==> inputs of run K <==
==> flow/design.v <==
module fa(
    input a,
    input b,
    input cin,
    output s,
    output cout
);
    assign s = a ^ b  ^ cin;
    assign cout = (a & b) ^ (cin & (a ^ b));
endmodule
module ha(
    input a,
    input b,
    output s,
    output cout
);
    assign s = a ^ b;
    assign cout = a & b;
endmodule
module basic_unit_ha_and(
    input in_x,
    input in_a,
    input in_b,
    output s,
    output cout
);
    wire in_y;
    assign in_y = in_a & in_b;
    assign s = in_x ^ in_y;
    assign cout = in_x & in_y;
endmodule
module basic_unit_fa_and(
    input in_x,
    input in_a,
    input in_b,
    input cin,
    output s,
    output cout
);
    wire in_y;
    assign in_y = in_a & in_b;
    assign s = in_x ^ in_y ^ cin;
    assign cout = (in_x & in_y) ^ (cin & (in_x ^ in_y));
endmodule
module adder_16bit(
    input   [15:0] a,
    input   [15:0] b,
    output  [15:0] out
);
    wire [15:0] s;
    wire [15:0] cout;
    ha i_ha_0 (.a(a[0]), .b(b[0]), .s(s[0]), .cout(cout[0]));
    generate 
        genvar i_adder;
        for(i_adder=1; i_adder<16; i_adder=i_adder+1) begin: adder_for_bits
            fa i_fa (.a(a[i_adder]), .b(b[i_adder]), .cin(cout[i_adder-1]), .s(s[i_adder]), .cout(cout[i_adder]));
        end
    endgenerate
    assign out[15:0] = s[15:0];
endmodule
module lut(
    input [3:0] index,
    output reg [15:0] ei_radian,
    output reg [15:0] tanei
);
    always@(*)
    begin
        case(index)
        4'b0000: begin
            ei_radian = 16'b0000000000000000;
            tanei = 16'h0000;
        end
        4'b0001: begin
            ei_radian = 16'b0110010010000111;
            tanei = 16'h8000;
        end
        4'b0010: begin
            ei_radian = 16'b0011101101011000;
            tanei = 16'h4000;
        end
        4'b0011: begin
            ei_radian = 16'b0001111101011011;
            tanei = 16'h2000;
        end
        4'b0100: begin
            ei_radian = 16'b0000111111101010;
            tanei = 16'h1000;
        end
        4'b0101: begin
            ei_radian = 16'b0000011111111101;
            tanei = 16'h0800;
        end
        4'b0110: begin
            ei_radian = 16'b0000001111111111;
            tanei = 16'h0400;
        end
        4'b0111: begin
            ei_radian = 16'b0000000111111111;
            tanei = 16'h0200;
        end
        4'b1000: begin
            ei_radian = 16'b0000000011111111;
            tanei = 16'h0100;
        end
        4'b1001: begin
            ei_radian = 16'b0000000001111111;
            tanei = 16'h0080;
        end
        4'b1010: begin
            ei_radian = 16'b0000000000111111;
            tanei = 16'h0040;
        end
        4'b1011: begin
            ei_radian = 16'b0000000000011111;
            tanei = 16'h0020;
        end
        4'b1100: begin
            ei_radian = 16'b0000000000001111;
            tanei = 16'h0010;
        end
        4'b1101: begin
            ei_radian = 16'b0000000000000111;
            tanei = 16'h0008;
        end
        4'b1110: begin
            ei_radian = 16'b0000000000000011;
            tanei = 16'h0004;
        end
        4'b1110: begin
            ei_radian = 16'b0000000000000001;
            tanei = 16'h0002;
        end
        default: begin
            ei_radian = 16'b0000000000000000;
            tanei = 16'h0000;
        end
        endcase
    end
endmodule
module add_or_sub_unit(
    input neg,
    input [15:0] ei_radian,
    input [15:0] inner_angle,
    output [15:0] new_inner_angle
);
    wire [15:0] signed_ei_radian;
    assign signed_ei_radian = neg ? {{~{ei_radian}+1}} : ei_radian;
    adder_16bit i_adder_16b_0 (.a(signed_ei_radian), .b(inner_angle), .out(new_inner_angle));
endmodule
module unsigned_unit_first_line(
    input [15:0] in_a,
    input  in_b,
    output [15:0] s
);
    generate
        genvar i_and;
        for(i_and=0;i_and<16;i_and=i_and+1) begin: unsigned_unit_second_line_generate
            assign s[i_and] = in_a[i_and] & in_b;
        end
    endgenerate
endmodule
module unsigned_unit_second_line(
    input [15:0] in_x,
    input [15:0] in_a,
    input  in_b,
    output [15:0] s,
    output [15:0] cout
);
    generate
        genvar i_buh;
        for(i_buh=0;i_buh<16;i_buh=i_buh+1) begin: unsigned_unit_second_line_generate
            basic_unit_ha_and   i_buha  (.in_x(in_x[i_buh]), .in_a(in_a[i_buh]), .in_b(in_b), .s(s[i_buh]), .cout(cout[i_buh]));
        end
    endgenerate
endmodule
module unsigned_unit_line(
    input [15:0] in_x,
    input [15:0] in_a,
    input  in_b,
    input [15:0] cin,
    output [15:0] s,
    output [15:0] cout
);
    generate
        genvar i_buf;
        for(i_buf=0;i_buf<16;i_buf=i_buf+1) begin: unsigned_unit_second_line_generate
            basic_unit_fa_and   i_bufa  (.in_x(in_x[i_buf]), .in_a(in_a[i_buf]), .in_b(in_b), .cin(cin[i_buf]), .s(s[i_buf]), .cout(cout[i_buf]));
        end
    endgenerate
endmodule
module multiply_and_add_unit(
    input [15:0] in,
    input [15:0] a,
    input [15:0] b,
    input neg,
    output [15:0] out
);
    wire [15:0] s_line [15:0];
    wire [15:0] cout_line [15:1];
    unsigned_unit_first_line    i_bul_0 (.in_a(a), .in_b(b[0]), .s(s_line[0]));
    unsigned_unit_second_line   i_bul_1 (.in_x({1'b0, s_line[0][15:1]}), .in_a(a), .in_b(b[1]), .s(s_line[1]), .cout(cout_line[1]));
    unsigned_unit_line          i_bul_2 (.in_x({1'b0, s_line[1][15:1]}), .in_a(a), .in_b(b[2]), .cin(cout_line[1]), .s(s_line[2]), .cout(cout_line[2]));
    generate
        genvar i_bul_mac;
        for(i_bul_mac=2;i_bul_mac<16;i_bul_mac=i_bul_mac+1) begin: unsigned_unit_line_generate
            unsigned_unit_line  i_bul_mac_unit (.in_x({1'b0, s_line[i_bul_mac-1][15:1]}), .in_a(a), .in_b(b[i_bul_mac]), .cin(cout_line[i_bul_mac-1]), .s(s_line[i_bul_mac]), .cout(cout_line[i_bul_mac]));
        end
    endgenerate
    wire [31:0] product_32b;
    generate
        genvar i_s;
        for(i_s=0;i_s<16;i_s=i_s+1) begin: unsigned_output_low_generate
            assign product_32b[i_s] = s_line[i_s][0];
        end
    endgenerate
    adder_16bit i_adder_16b_0 (.a({s_line[15][15:0]}), .b(cout_line[15]), .out(product_32b[31:16]));
    wire [15:0] pos_or_neg;
    assign pos_or_neg = neg ? {{~{product_32b[31:16]}+1}} : {product_32b[31:16]};
    adder_16bit i_adder_16b_1 (.a(in), .b(pos_or_neg), .out(out));
endmodule
module cordic (
    input clk,
    input rst_n,
    input start,
    input [15:0] angle,
    output reg [15:0] cos,
    output reg [15:0] sin
);
    reg [15:0] sampled_angle;
    reg [15:0] inner_angle;
    reg working;
    reg [3:0] state;
    wire [15:0] ei_radian;
    wire [15:0] tanei;
    wire [15:0] new_inner_angle;
    wire [15:0] new_sin;
    wire [15:0] new_cos;
    wire neg;
    always@(posedge clk or negedge rst_n) begin
        if (!rst_n == 1'b1) begin
            sampled_angle <= 16'b0;
        end
        else begin
            if (start == 1'b1) begin
                sampled_angle <= angle;
            end
            else begin
                sampled_angle <= sampled_angle;
            end
        end
    end
    always@(posedge clk or negedge rst_n) begin
        if (!rst_n == 1'b1) begin
            inner_angle <= 16'b0;
        end
        else begin
            if (start == 1'b1) begin
                inner_angle <= 16'b0;
            end
            else begin
                inner_angle <= new_inner_angle;
            end
        end
    end
    always@(posedge clk or negedge rst_n) begin
        if (!rst_n == 1'b1) begin
            working <= 1'b0;
        end
        else begin
            if (start == 1'b1) begin
                working <= 1'b1;
            end
            else begin
                if (state == 4'b1111) begin
                    working <= 1'b0;
                end
                else begin
                    working <= working;
                end
            end
        end
    end
    always@(posedge clk or negedge rst_n) begin
        if (!rst_n == 1'b1) begin
            state <= 4'b0;
        end
        else begin
            if (start == 1'b1) begin
                state <= 4'b0;
            end
            else begin
                if (working == 1'b0) begin
                    state <= 4'b0;
                end
                else begin
                    state <= state + 1;
                end
            end
        end
    end
    always@(posedge clk or negedge rst_n) begin
        if (!rst_n == 1'b1) begin
            sin <= 16'b0;
        end
        else begin
            if (start == 1'b1) begin
                sin <= 16'b0;
            end
            else begin
                if (working == 1'b0) begin
                    sin <= sin;
                end
                else begin
                    sin <= new_sin;
                end
            end
        end
    end
    always@(posedge clk or negedge rst_n) begin
        if (!rst_n == 1'b1) begin
            cos <= 16'b0;
        end
        else begin
            if (start == 1'b1) begin
                cos <= 16'b0100110110111010;
            end
            else begin
                if (working == 1'b0) begin
                    cos <= cos;
                end
                else begin
                    cos <= new_cos;
                end
            end
        end
    end
    lut i_lut_0 (.index(state), .ei_radian(ei_radian),  .tanei(tanei));
    assign neg = (inner_angle <= sampled_angle) ? 0 : 1;
    add_or_sub_unit i_aoru (.neg(neg), .ei_radian(ei_radian), .inner_angle(inner_angle), .new_inner_angle(new_inner_angle));
    multiply_and_add_unit i_mac_cos (.in(cos), .a(tanei), .b(sin), .neg(~neg), .out(new_cos));
    multiply_and_add_unit i_mac_sin (.in(sin), .a(tanei), .b(cos), .neg(neg), .out(new_sin));
endmodule
==> flow/run.sh <==
#!/bin/bash
# the make line also repeats each setting of config.mk as NAME=value (left out here)
make -C /OpenROAD-flow-scripts/flow DESIGN_CONFIG=/design/flow/config.mk WORK_HOME=/design/flow/orfs CLKGATE_MAP_FILE= finish
==> flow/config.mk <==
export PLATFORM = sky130hd
export DESIGN_NAME = cordic
export DESIGN_NICKNAME = cordic
export VERILOG_FILES = /design/flow/design.v
export SDC_FILE = /design/flow/constraint.sdc
export NUM_CORES = 4
export LEC_CHECK = 0
export CAP_MARGIN = 15
export CELL_PAD_IN_SITES_DETAIL_PLACEMENT = 0
export CORE_ASPECT_RATIO = 0.5
export CORE_MARGIN = 2
export CORE_UTILIZATION = 46
export CTS_CLUSTER_DIAMETER = 197
export CTS_CLUSTER_SIZE = 96
export GPL_ROUTABILITY_DRIVEN = 1
export MAX_ROUTING_LAYER = met5
export MIN_ROUTING_LAYER = met1
export PLACE_DENSITY_LB_ADDON = 0.06
export SETUP_SLACK_MARGIN = 1.16
export SLEW_MARGIN = 25
export TNS_END_PERCENT = 20
==> flow/constraint.sdc <==
create_clock -name core_clock -period 15.8 [get_ports {clk}]
set_input_delay 3.1600 -clock core_clock [delete_from_list [all_inputs] [get_ports {clk}]]
set_output_delay 3.1600 -clock core_clock [all_outputs]
set_load 0.01 [all_outputs]
==> inputs of run B, as changes to run K <==
ABC_AREA = 1   (was not set)
CORE_ASPECT_RATIO = 0.66   (was 0.5)
CORE_UTILIZATION = 72   (was 46)
CTS_CLUSTER_SIZE = 41   (was 96)
HOLD_SLACK_MARGIN = -0.08   (was not set)
MAX_ROUTING_LAYER = met4   (was met5)
PLACE_DENSITY_LB_ADDON = not set   (was 0.06)
SLEW_MARGIN = 20   (was 25)
TNS_END_PERCENT = not set   (was 20)
==> flow/constraint.sdc (replaced) <==
create_clock -name core_clock -period 9.71 [get_ports {clk}]
set_input_delay 1.9420 -clock core_clock [delete_from_list [all_inputs] [get_ports {clk}]]
set_output_delay 1.9420 -clock core_clock [all_outputs]
set_load 0.01 [all_outputs]
==> inputs of run F, as changes to run K <==
CAP_MARGIN = 5   (was 15)
CORE_ASPECT_RATIO = 0.66   (was 0.5)
CORE_MARGIN = 9   (was 2)
CORE_UTILIZATION = 41   (was 46)
CTS_CLUSTER_SIZE = 18   (was 96)
GPL_ROUTABILITY_DRIVEN = 0   (was 1)
GPL_TIMING_DRIVEN = 0   (was not set)
MAX_ROUTING_LAYER = met4   (was met5)
MIN_ROUTING_LAYER = met2   (was met1)
PLACE_DENSITY = 0.42   (was not set)
PLACE_DENSITY_LB_ADDON = not set   (was 0.06)
TNS_END_PERCENT = not set   (was 20)
==> comparison <==
- In flip-flop count, run B and run K do not differ.
- Maximum frequency: run F < run K < run B.
- Non-clock buffer count, lowest first: run K, run F, run B.
- In synthesized cell count, run K and run F do not differ.
- Run F finished clean. Run B finished but failed the layout checks on setup timing. Run K ran to the end with no violations.
- Between run K and run F, the lower critical path depth is in run K (gap 4).
- Core utilization, lowest first: run F, run K, run B.
- In run K the cell count is smaller than in run F, by 9.1%.
- In run B the count of clock-buffer cells in the layout is higher than in run F, by 2.
- The lowest worst hold slack belongs to run F, the highest to run B.
- Between run K and run F, the lower sequential share of layout area is in run F (gap 0.58 points).
==> figures <==
item	run K	run F	run B
Die Y-Extent	142 µm	186 µm	127 µm
Run status	finished clean	finished clean	failed layout checks
Layout check failures	-	-	setup timing
Proportion of cell area occupied by registers	0.0901	0.0843	0.0876
Met1 usage in global routing	0.342	0	0.597
Timing startpoint of the critical path	state[0]$_DFF_PN0_	state[1]$_DFF_PN0_	state[1]$_DFF_PN0_
Worst skew pair latency	0.37 ns	0.39 ns	0.36 ns
Actual transition at the worst max-transition pin	0.843 ns	1.09 ns	1.01 ns
Maximum number of pins on one net before global-route repair	83	49	70
Final RePlAce weighted congestion	0.810	-	0.958
Critical Path AT	15.00 ns	15.45 ns	14.89 ns
Count of cell instances traversed by the critical path	44	48	49
Cell Count Post-Placement	2191	2380	2329
Length of routed wiring on met1	21.2 mm	0 µm	18.2 mm
Power Combinational	1.33 mW	1.78 mW	2.96 mW
First-pass GRT wire length	72.5 mm	101 mm	80.0 mm
PortBufs	50	49	50
Total via count in the routed design	12400	18400	13900
Sum of buffers and inverters on the critical path	7	11	11
Combinational gates	1343	1342	1368
P_int	0.966 mW	1.06 mW	1.87 mW
Min Hold Slack	0.526 ns	0.518 ns	0.531 ns
No activity file was given, so power comes from the tool's default toggle rates.
